==> flow/design.v <==
module booth_sel(
  input [2:0] src,
  output [3:0] sel
);
wire y_add,y,y_sub;
wire sel_negative,sel_double_negative,sel_positive,sel_double_positive;
assign {y_add,y,y_sub} = src;
assign sel_negative =  y_add & (y & ~y_sub | ~y & y_sub);
assign sel_positive = ~y_add & (y & ~y_sub | ~y & y_sub);
assign sel_double_negative =  y_add & ~y & ~y_sub;
assign sel_double_positive = ~y_add &  y &  y_sub;
assign sel={sel_negative,sel_positive,sel_double_negative,sel_double_positive};
endmodule
module booth_result_sel(
  input [3:0] sel,
  input [1:0] src,
  output      p 
);
wire x,x_sub;
wire sel_negative,sel_double_negative,sel_positive,sel_double_positive;
assign {sel_negative,sel_positive,sel_double_negative,sel_double_positive}=sel;
assign {x,x_sub} =src;
assign p = ~(~(sel_negative & ~x) & ~(sel_double_negative & ~x_sub) 
           & ~(sel_positive & x ) & ~(sel_double_positive &  x_sub));
endmodule
module booth_partial
#(
    parameter WIDTH = 34
)
(
  input [2*WIDTH-1:0]  x_src,
  input [2:0] y_src,
  output [2*WIDTH-1:0]   p_result,
  output                cout 
);
wire y_add,y,y_sub;
assign {y_add,y,y_sub} = y_src;
wire [3:0] sel;
wire sel_negative,sel_double_negative,sel_positive,sel_double_positive;
assign {sel_negative,sel_positive,sel_double_negative,sel_double_positive}=sel;
assign cout=sel_negative || sel_double_negative;
booth_sel booth_sel(
    .src    (y_src),
    .sel    (sel)
);
booth_result_sel partial0(.sel (sel), .src ({x_src[0],1'b0}), .p (p_result[0]));
genvar x;
generate for ( x =1;x<WIDTH*2;x=x+1) begin : gen_partial
    booth_result_sel partial(.sel (sel), .src (x_src[x:x-1]), .p (p_result[x]));
end endgenerate
endmodule
module switch_17x68bits(
   input [1155:0] part_group,
      output [1155:0] sw_group
);
wire [67:0] po16,po15,po14,po13,po12,po11,po10,po09,po08,po07,po06,po05,po04,po03,po02,po01,po00;
assign {po16,po15,po14,po13,po12,po11,po10,po09,po08,po07,po06,po05,po04,po03,po02,po01,po00} = part_group;
genvar x;
generate for ( x =0;x<68;x=x+1) begin : gen_switch
    assign sw_group[(x+1)*17-1:x*17] = {po16[x],po15[x],po14[x],po13[x],po12[x],po11[x],po10[x],po09[x],
                                     po08[x],po07[x],po06[x],po05[x],po04[x],po03[x],po02[x],po01[x],po00[x]};
end endgenerate
endmodule
module walloc_17bits(
    input [16:0] src_in,
    input [13:0]  cin,
    output [13:0] cout_group,
    output      cout,s
);
wire [13:0] c;
wire [4:0] first_s;
csa csa0 (.in (src_in[16:14]), .cout (c[4]), .s (first_s[4]) );
csa csa1 (.in (src_in[13:11]), .cout (c[3]), .s (first_s[3]) );
csa csa2 (.in (src_in[10:08]), .cout (c[2]), .s (first_s[2]) );
csa csa3 (.in (src_in[07:05]), .cout (c[1]), .s (first_s[1]) );
csa csa4 (.in (src_in[04:02]), .cout (c[0]), .s (first_s[0]) );
wire [3:0] secnod_s;
csa csa5 (.in ({first_s[4:2]}             ), .cout (c[8]), .s (secnod_s[3]));
csa csa6 (.in ({first_s[1:0],src_in[1]}   ), .cout (c[7]), .s (secnod_s[2]));
csa csa7 (.in ({src_in[0],cin[4:3]}       ), .cout (c[6]), .s (secnod_s[1]));
csa csa8 (.in ({cin[2:0]}                 ), .cout (c[5]), .s (secnod_s[0]));
wire [1:0] thrid_s;
csa csa9 (.in (secnod_s[3:1]          ), .cout (c[10]), .s (thrid_s[1]));
csa csaA (.in ({secnod_s[0],cin[6:5]} ), .cout (c[09]), .s (thrid_s[0]));
wire [1:0] fourth_s;
csa csaB (.in ({thrid_s[1:0],cin[10]} ),  .cout (c[12]), .s (fourth_s[1]));
csa csaC (.in ({cin[9:7]             }),  .cout (c[11]), .s (fourth_s[0]));
wire fifth_s;
csa csaD (.in ({fourth_s[1:0],cin[11]}),  .cout (c[13]), .s (fifth_s));
csa csaE (.in ({fifth_s,cin[13:12]}   ),  .cout (cout),  .s  (s));
assign cout_group = c;
endmodule
module csa(
  input [2:0] in,
  output cout,s
);
wire a,b,cin;
assign a=in[2];
assign b=in[1];
assign cin=in[0];
assign s = a ^ b ^ cin;
assign cout = a & b | b & cin | a & cin;
endmodule
module booth_walloc# (parameter COMPUTER_WIDTH=32,parameter WIDTH =COMPUTER_WIDTH+2)
(
  input               clk           ,
  input               reset         ,
  input  [COMPUTER_WIDTH:0] src1,
  input  [COMPUTER_WIDTH:0] src2,
  input         in_valid,
  output reg    in_ready,
  output reg    out_valid,
  output [COMPUTER_WIDTH*2-1:0] result
);
reg [WIDTH-1:0] multiplier;
reg [WIDTH*2-1:0] multiplicand;
reg first_doing;
wire ready_to_doing;
assign ready_to_doing = in_ready && in_valid;
always@(posedge clk ) begin
      if (reset ) begin
        in_ready <=1'b0;
      end
      else begin
        in_ready<=1'b1;
      end
      if (ready_to_doing) begin
        first_doing<=1'b1;
      end
      else begin
        first_doing <= 1'b0;
      end
      out_valid <= first_doing;
end
always @(posedge clk ) begin
  if (ready_to_doing) begin
    multiplicand <= {{WIDTH{src1[COMPUTER_WIDTH]}},src1};
    multiplier <= {src2[COMPUTER_WIDTH],src2};
  end
end
wire [1155:0] part_group;
wire [16:0]   part_cout;
booth_partial part0 (.x_src (multiplicand), .y_src({multiplier[1:0],1'b0}), 
                        .p_result (part_group[67:0]), .cout(part_cout[0]));
genvar x;
generate for ( x =1;x<17;x=x+1) begin : gen_walloc_partial
booth_partial part (
                    .x_src ({multiplicand[2*WIDTH-1-2*x:0],
                    {2*x{1'b0}}}), 
                    .y_src({multiplier[(x+1)*2-1:x*2-1]}), 
                    .p_result (part_group[(x+1)*68-1:x*68]), .cout(part_cout[x]));
end endgenerate
wire [1155:0] swo_group; 
switch_17x68bits switch (.part_group (part_group), .sw_group (swo_group));
wire [937:0] wt_cout; 
wire [66:0]  wt_c;
wire [67:0]  wt_s;
walloc_17bits walloc00 (.src_in (swo_group[16:0]), .cin({part_cout[13:0]}), 
                    .cout_group (wt_cout[13:0]),  .cout(wt_c[0]), .s (wt_s[0]));
genvar y;
generate for ( y =1;y<67;y=y+1) begin : gen_walloc
walloc_17bits walloc  (.src_in (swo_group[(y+1)*17-1:y*17]), .cin({wt_cout[y*14-1:(y-1)*14]}), 
                    .cout_group (wt_cout[(y+1)*14-1:y*14]),  .cout(wt_c[y]), .s (wt_s[y]));
end endgenerate
walloc_17bits walloc67(.src_in (swo_group[1155:1139]), .cin({wt_cout[937:924]}), 
                    .cout_group (),  .cout(), .s (wt_s[67]));
reg [67:0] wt_s_buf,wt_c_buf;
reg  part_next_highest_bit;
always@(posedge clk ) begin
  if (first_doing) begin
    wt_c_buf <= {wt_c,part_cout[14]};
    wt_s_buf <= {wt_s};
    part_next_highest_bit <= part_cout[15];
  end
end
wire [WIDTH*2-1:0] adder_a;
wire [WIDTH*2-1:0] adder_b;
wire              adder_cin;
wire [WIDTH*2-1:0] adder_result;
wire        adder_cout;
assign adder_a   = wt_c_buf;
assign adder_b   = wt_s_buf;
assign adder_cin = part_next_highest_bit;
assign {adder_cout, adder_result} = adder_a + adder_b + {{WIDTH*2-2{1'b0}},adder_cin};
assign result = adder_result[COMPUTER_WIDTH*2-1:0];
endmodule
==> flow/config.mk <==
export PLATFORM = sky130hd
export DESIGN_NAME = booth_walloc
export DESIGN_NICKNAME = booth_walloc
export VERILOG_FILES = /design/flow/design.v
export SDC_FILE = /design/flow/constraint.sdc
export NUM_CORES = 4
export LEC_CHECK = 0
export CAP_MARGIN = 25
export CELL_PAD_IN_SITES_DETAIL_PLACEMENT = 2
export CORE_ASPECT_RATIO = 0.55
export CORE_MARGIN = 5
export CORE_UTILIZATION = 40
export CTS_CLUSTER_DIAMETER = 306
export GPL_ROUTABILITY_DRIVEN = 0
export GPL_TIMING_DRIVEN = 0
export MAX_ROUTING_LAYER = met4
export SETUP_SLACK_MARGIN = -0.41
export SLEW_MARGIN = 40
export TNS_END_PERCENT = 15
==> flow/constraint.sdc <==
create_clock -name core_clock -period 5.06 [get_ports {clk}]
set_input_delay 1.0120 -clock core_clock [delete_from_list [all_inputs] [get_ports {clk}]]
set_output_delay 1.0120 -clock core_clock [all_outputs]
set_load 0.01 [all_outputs]
run.sh (not shown) runs the stock make flow with config.mk's settings and CLKGATE_MAP_FILE=.
The baseline ended with an error in global routing (5_1_grt) (ODB-0269).
Rerun with:
- CELL_PAD_IN_SITES_DETAIL_PLACEMENT: 2 -> unset
- CORE_ASPECT_RATIO: 0.55 -> unset
- CORE_MARGIN: 5 -> 2
- GPL_ROUTABILITY_DRIVEN: 0 -> unset
- GPL_TIMING_DRIVEN: 0 -> unset
- MAX_ROUTING_LAYER: met4 -> unset
- SETUP_SLACK_MARGIN: -0.41 -> unset
- SLEW_MARGIN: 40 -> 20
- TNS_END_PERCENT: 15 -> 25
- clock period: 5.06 -> 7.5 ns (I/O delays scaled with it)
This time the run finished with timing, DRC and antenna clean.
Synthesized area is unchanged.
Die size shrinks by about 4%.
Synthesized cell count is unchanged.
Rerun with:
- CAP_MARGIN: 25 -> 20
- CORE_UTILIZATION: 40 -> 59
- CTS_CLUSTER_DIAMETER: 306 -> unset
- SETUP_SLACK_MARGIN: unset -> 1.31
- TNS_END_PERCENT: 25 -> unset
- clock period: 7.5 -> 5.07 ns (I/O delays scaled with it)
Now the flow completed and failed the layout checks on negative setup slack.
Setup slack is worse by 0.87 ns.
Total power rose by 59%.
Synthesized cell count stays the same.
Clock-buffer cell count fell by 2.
Critical path depth rose by 4.
Die size fell by 32%.
Clock power rose by 61%.
Core utilization rose by 30 points.


north:
RTL: the design.v shown in full above, as it stands there.
==> flow/config.mk <==
export PLATFORM = sky130hd
export DESIGN_NAME = booth_walloc
export DESIGN_NICKNAME = booth_walloc
export VERILOG_FILES = /design/flow/design.v
export SDC_FILE = /design/flow/constraint.sdc
export NUM_CORES = 4
export LEC_CHECK = 0
export ABC_AREA = 1
export CAP_MARGIN = 20
export CORE_ASPECT_RATIO = 1.64
export CORE_MARGIN = 2
export CORE_UTILIZATION = 70
export CTS_CLUSTER_DIAMETER = 254
export CTS_CLUSTER_SIZE = 39
export GPL_ROUTABILITY_DRIVEN = 0
export MAX_ROUTING_LAYER = met5
export MIN_ROUTING_LAYER = met1
export SLEW_MARGIN = 20
export TNS_END_PERCENT = 5
==> flow/constraint.sdc <==
create_clock -name core_clock -period 3.89 [get_ports {clk}]
set_input_delay 0.7780 -clock core_clock [delete_from_list [all_inputs] [get_ports {clk}]]
set_output_delay 0.7780 -clock core_clock [all_outputs]
set_load 0.01 [all_outputs]
north did not finish; a tool error ended it in 5_1_grt.
Input-level comparison between south and north:
Settings: removing CORE_ASPECT_RATIO (formerly 1.64); removing CTS_CLUSTER_SIZE (formerly 39); removing MAX_ROUTING_LAYER (formerly met5); removing TNS_END_PERCENT (formerly 5); removing MIN_ROUTING_LAYER (formerly met1); changing CORE_UTILIZATION from 70 to 40; removing GPL_ROUTABILITY_DRIVEN (formerly 0); removing CTS_CLUSTER_DIAMETER (formerly 254); removing ABC_AREA (formerly 1); changing the clock period (ns, I/O delays scaled along) from 3.89 to 7.5.
Results
south: no failed stages, no open violations at the end. Summary of south over north: HPWL reported at the end of detailed placement moved down; floorplan row count has increased; synthesis area per yosys rose about 0.7%. Buffer count from post-CTS setup fixing: south < north.
## Diff of input files: east against south
Settings: putting GPL_TIMING_DRIVEN at 0 where nothing was set; putting CTS_CLUSTER_DIAMETER at 306 where nothing was set; putting TNS_END_PERCENT at 15 where nothing was set; putting MAX_ROUTING_LAYER at met4 where nothing was set; swapping 20 for 25 in CAP_MARGIN; putting PLACE_DENSITY_LB_ADDON at 0.22 where nothing was set; putting CELL_PAD_IN_SITES_DETAIL_PLACEMENT at 2 where nothing was set.
Results
- | east | all stages done | FAIL | max-capacitance violations, max-slew violations, negative setup slack |
- The run showing the greater total power after layout is east.
- east vs south, filler cell count in the final layout went up by about 12%.
- Taking south as the reference, in east wire length on met3 saw an increase, met2 routed wirelength saw an increase, wire length saw an increase, post-route met1 wirelength saw an increase, utilization after layout saw an increase.
Modified inputs, west compared to east
Settings: removing GPL_TIMING_DRIVEN (formerly 0); removing MAX_ROUTING_LAYER (formerly met4); changing CAP_MARGIN from 25 to 20; removing CELL_PAD_IN_SITES_DETAIL_PLACEMENT (formerly 2); removing PLACE_DENSITY_LB_ADDON (formerly 0.22); removing TNS_END_PERCENT (formerly 15); removing CTS_CLUSTER_DIAMETER (formerly 306); changing the clock period (ns, I/O delays scaled along) from 7.5 to 6.67.
Notes after the runs:
west: PASS, flow complete, no timing, DRC or antenna violations
west ended with less utilization than east.
Total cell area at the placement stage was lower in west than in east.
When west is set beside east, its worst setup slack turns out to be 0.54 ns larger.
Looking at worst setup path endpoint, the adder_b[9]$_DFFE_PP_ result is from east; the result[62] one comes from west.
Antenna cell count on west is down relative to east.
Looking at biggest cell delay along the critical path, west sits 0.22 ns lower than east does.
On west: mean routed wirelength per cell is 48% lower than what east gave.
Per the comparison of west with east, total via count after detailed routing moved down, combinational share of cell area increased 2.1 points, share of power burned in combinational logic down 3.5 points, routed wire length now smaller.
No activity file was given, so power comes from the tool's default toggle rates.
